==> build 20 <==
## Attention_top
module Attention_top #(
    parameter INPUT_WIDTH = 8,
    parameter NUM_CODE_WIDTH = 5,
    parameter MATRIX_SIZE = 3,
    parameter ADDR_WIDTH = $clog2(MATRIX_SIZE**2<<2),
    parameter OUTPUT_WIDTH = $clog2(MATRIX_SIZE*(2**INPUT_WIDTH))-1
)(
    input clk,
    input reset_n,
    input start,
    input softmax_req,DATA_write_EN,
    input  [INPUT_WIDTH*MATRIX_SIZE-1:0] Q_INPUT,
    input [INPUT_WIDTH*MATRIX_SIZE-1:0] MATRIX_INPUT,
    output reg [MATRIX_SIZE*OUTPUT_WIDTH-1:0] Output_RESULT,
    input output_req
);
Settings: LEC_CHECK=0, ABC_AREA=1, CAP_MARGIN=0, CORE_ASPECT_RATIO=0.5, CORE_MARGIN=2, CORE_UTILIZATION=72, CTS_CLUSTER_DIAMETER=355, CTS_CLUSTER_SIZE=88, PLACE_DENSITY=0.4, SLEW_MARGIN=20; clock period 2.3 ns.
run.sh (not shown) runs the stock make flow with config.mk's settings and CLKGATE_MAP_FILE=.
==> trial 51: changes against build 20 <==
==> flow/config.mk (replaced) <==
export PLATFORM = sky130hd
export DESIGN_NAME = Attention_top
export DESIGN_NICKNAME = Attention_top
export VERILOG_FILES = /design/flow/design.v
export SDC_FILE = /design/flow/constraint.sdc
export NUM_CORES = 4
export LEC_CHECK = 0
export CAP_MARGIN = 20
export CORE_MARGIN = 2
export CORE_UTILIZATION = 72
export PLACE_DENSITY = 0.37
export SETUP_SLACK_MARGIN = -0.21
export SLEW_MARGIN = 20
==> flow/constraint.sdc (replaced) <==
create_clock -name core_clock -period 2.75 [get_ports {clk}]
set_input_delay 0.5500 -clock core_clock [delete_from_list [all_inputs] [get_ports {clk}]]
set_output_delay 0.5500 -clock core_clock [all_outputs]
set_load 0.01 [all_outputs]
==> trial 44: changes against build 20 <==
==> flow/config.mk (replaced) <==
export PLATFORM = sky130hd
export DESIGN_NAME = Attention_top
export DESIGN_NICKNAME = Attention_top
export VERILOG_FILES = /design/flow/design.v
export SDC_FILE = /design/flow/constraint.sdc
export NUM_CORES = 4
export LEC_CHECK = 0
export CAP_MARGIN = 20
export CORE_MARGIN = 2
export CORE_UTILIZATION = 37
export SLEW_MARGIN = 20
==> flow/constraint.sdc (replaced) <==
create_clock -name core_clock -period 4.14 [get_ports {clk}]
set_input_delay 0.8280 -clock core_clock [delete_from_list [all_inputs] [get_ports {clk}]]
set_output_delay 0.8280 -clock core_clock [all_outputs]
set_load 0.01 [all_outputs]
==> impl_metrics.json <==
{
  "status": "stopped before the end",
  "lastStage": "5_1_grt",
  "logic_family": "simple AND/OR/NAND/NOR gates",
  "postCtsResizedCells": 499,
  "simple_gate_area_share_pct": 18.00,
  "dp_hpwl_um": 125300,
  "yosys-mux-area-fraction_pct": 0.6963,
  "postCtsHoldBufs": 1,
  "synthTopCellsByCount": "1424 x nand2_1, 1234 x dfrtp_1, 943 x inv_1",
  "synthDistinctLibCells": 62
}
-- figures above: build 20

==> impl_metrics.json <==
{
  "synthDistinctLibCells": 88,
  "largestClassByArea": "flip-flops and latches",
  "final_core_util_pct": 42.57,
  "logic_family": "AND-OR/OR-AND gates",
  "postCtsResizedCells": 0,
  "antenna-diode-count": 0,
  "simple_gate_area_share_pct": 12.17,
  "status": "finished clean",
  "dp_hpwl_um": 100100,
  "synthTopCellsByCount": "1234 x dfrtp_1, 397 x nand2_1, 366 x nor2_1",
  "worstPathRequired_ns": 4.78,
  "ios": 81,
  "cts_root_buffer": "clkbuf_16"
}
-- figures above: trial 44

==> impl_metrics.json <==
{
  "status": "complete, but fails checks",
  "so_faults": "negative setup slack",
  "synthTopCellsByCount": "1234 x dfrtp_1, 397 x nand2_1, 366 x nor2_1",
  "simple_gate_area_share_pct": 12.17,
  "logic_family": "AND-OR/OR-AND gates",
  "setup_violations": 176,
  "yosys-mux-area-fraction_pct": 6.721,
  "postCtsResizedCells": 170,
  "postCtsHoldBufs": 1,
  "finalWorstSetupSlack_ns": -0.4823,
  "dp_hpwl_um": 111900,
  "synth-main-ff-cell": "dfrtp_1",
  "ys_cells": 5229
}
-- figures above: trial 51


---

==> yarrow <==
Starting RTL as in the previous note.
Settings: LEC_CHECK=0, ABC_AREA=1, CAP_MARGIN=20, CORE_ASPECT_RATIO=1.39, CORE_MARGIN=2, CORE_UTILIZATION=72, CTS_CLUSTER_DIAMETER=397, CTS_CLUSTER_SIZE=98, HOLD_SLACK_MARGIN=0.29, PLACE_DENSITY=0.4, SETUP_SLACK_MARGIN=0.29, SLEW_MARGIN=20; clock period 2.47 ns.
==> delta: changes against yarrow <==
- ABC_AREA: 1 -> unset
- CELL_PAD_IN_SITES_DETAIL_PLACEMENT: unset -> 1
- CORE_ASPECT_RATIO: 1.39 -> 1.51
- CORE_UTILIZATION: 72 -> 54
- CTS_CLUSTER_DIAMETER: 397 -> unset
- CTS_CLUSTER_SIZE: 98 -> unset
- GPL_TIMING_DRIVEN: unset -> 0
- HOLD_SLACK_MARGIN: 0.29 -> unset
- MAX_ROUTING_LAYER: unset -> met4
- PLACE_DENSITY: 0.4 -> unset
- SETUP_SLACK_MARGIN: 0.29 -> unset
==> flow/constraint.sdc (replaced) <==
create_clock -name core_clock -period 3.47 [get_ports {clk}]
set_input_delay 0.6940 -clock core_clock [delete_from_list [all_inputs] [get_ports {clk}]]
set_output_delay 0.6940 -clock core_clock [all_outputs]
set_load 0.01 [all_outputs]
==> zinc: changes against yarrow <==
- ABC_AREA: 1 -> unset
- CORE_ASPECT_RATIO: 1.39 -> unset
- CORE_UTILIZATION: 72 -> 65
- CTS_CLUSTER_DIAMETER: 397 -> unset
- CTS_CLUSTER_SIZE: 98 -> unset
- HOLD_SLACK_MARGIN: 0.29 -> unset
- PLACE_DENSITY: 0.4 -> unset
- SETUP_SLACK_MARGIN: 0.29 -> 0.87
==> flow/constraint.sdc (replaced) <==
create_clock -name core_clock -period 3.43 [get_ports {clk}]
set_input_delay 0.6860 -clock core_clock [delete_from_list [all_inputs] [get_ports {clk}]]
set_output_delay 0.6860 -clock core_clock [all_outputs]
set_load 0.01 [all_outputs]
==> cedar: changes against yarrow <==
- ABC_AREA: 1 -> unset
- CORE_ASPECT_RATIO: 1.39 -> unset
- CTS_CLUSTER_DIAMETER: 397 -> unset
- CTS_CLUSTER_SIZE: 98 -> 38
- HOLD_SLACK_MARGIN: 0.29 -> unset
- PLACE_DENSITY: 0.4 -> 0.64
- SETUP_SLACK_MARGIN: 0.29 -> 0.87
==> flow/constraint.sdc (replaced) <==
create_clock -name core_clock -period 3.43 [get_ports {clk}]
set_input_delay 0.6860 -clock core_clock [delete_from_list [all_inputs] [get_ports {clk}]]
set_output_delay 0.6860 -clock core_clock [all_outputs]
set_load 0.01 [all_outputs]
==> results <==
| item | delta | cedar | zinc | yarrow |
|---|---|---|---|---|
| Outcome | complete, but fails checks | complete, but fails checks | no timing/DRC/antenna violations | stopped before the end |
| Stage where the flow stopped | - | - | - | global routing |
| Reasons for failing layout checks | negative setup slack | max-capacitance violations, max-slew violations, negative setup slack | - | - |
| Detailed route wirelength on metal3 | 9.20 mm | 25.6 mm | 11.6 mm | - |
| Total power density per cell area | 1040 nW/um2 | 1130 nW/um2 | 1060 nW/um2 | - |
| Total sequential power | 0.0271 W | 0.0277 W | 0.0266 W | - |
| Initial DRT Pass Iterations | 10 | 28 | 24 | - |
| Synth top cell by count | sky130_fd_sc_hd__dfrtp_1 | sky130_fd_sc_hd__dfrtp_1 | sky130_fd_sc_hd__dfrtp_1 | sky130_fd_sc_hd__nand2_1 |
| Global placer's final weighted congestion | 1.05 | 0.976 | 0.973 | 1.03 |
| P_clk | 0.0138 W | 0.0142 W | 0.0140 W | - |
| Post-DP HPWL | 137 mm | 101 mm | 98.2 mm | 130 mm |
| Final-layout clock-cell area share | 0.0623 | 0.0569 | 0.0579 | - |
| Fa+ha+maj area frac | 0.0656 | 0.0656 | 0.0656 | 0.0654 |
| Inverter tally of the final layout excluding the clock network | 254 | 254 | 254 | - |
| Via count of the routed design | 44.3k | 51.6k | 45.2k | - |
| Cell area after layout | 67,100 um2 | 73,500 um2 | 73,400 um2 | - |
| Final setup violation count | 1 | 13 | 0 | - |
| TritonCTS clock tree | built | built | built | - |
| Final sum of negative setup slack | -0.0558 ns | -1.98 ns | 0 ns | - |
| Average size of a mapped cell | 11.1 um2 | 11.1 um2 | 11.1 um2 | 8.99 um2 |
| Sequential cell area | 30,900 um2 | 31,000 um2 | 31,000 um2 | - |
| Number of cell rows | 147 | 104 | 109 | 122 |
| Ant diodes | 16 | 10 | 2 | - |
| Fin crit period | 3.53 ns | 3.73 ns | 3.23 ns | - |
Power is estimated from default activity; no workload was simulated.
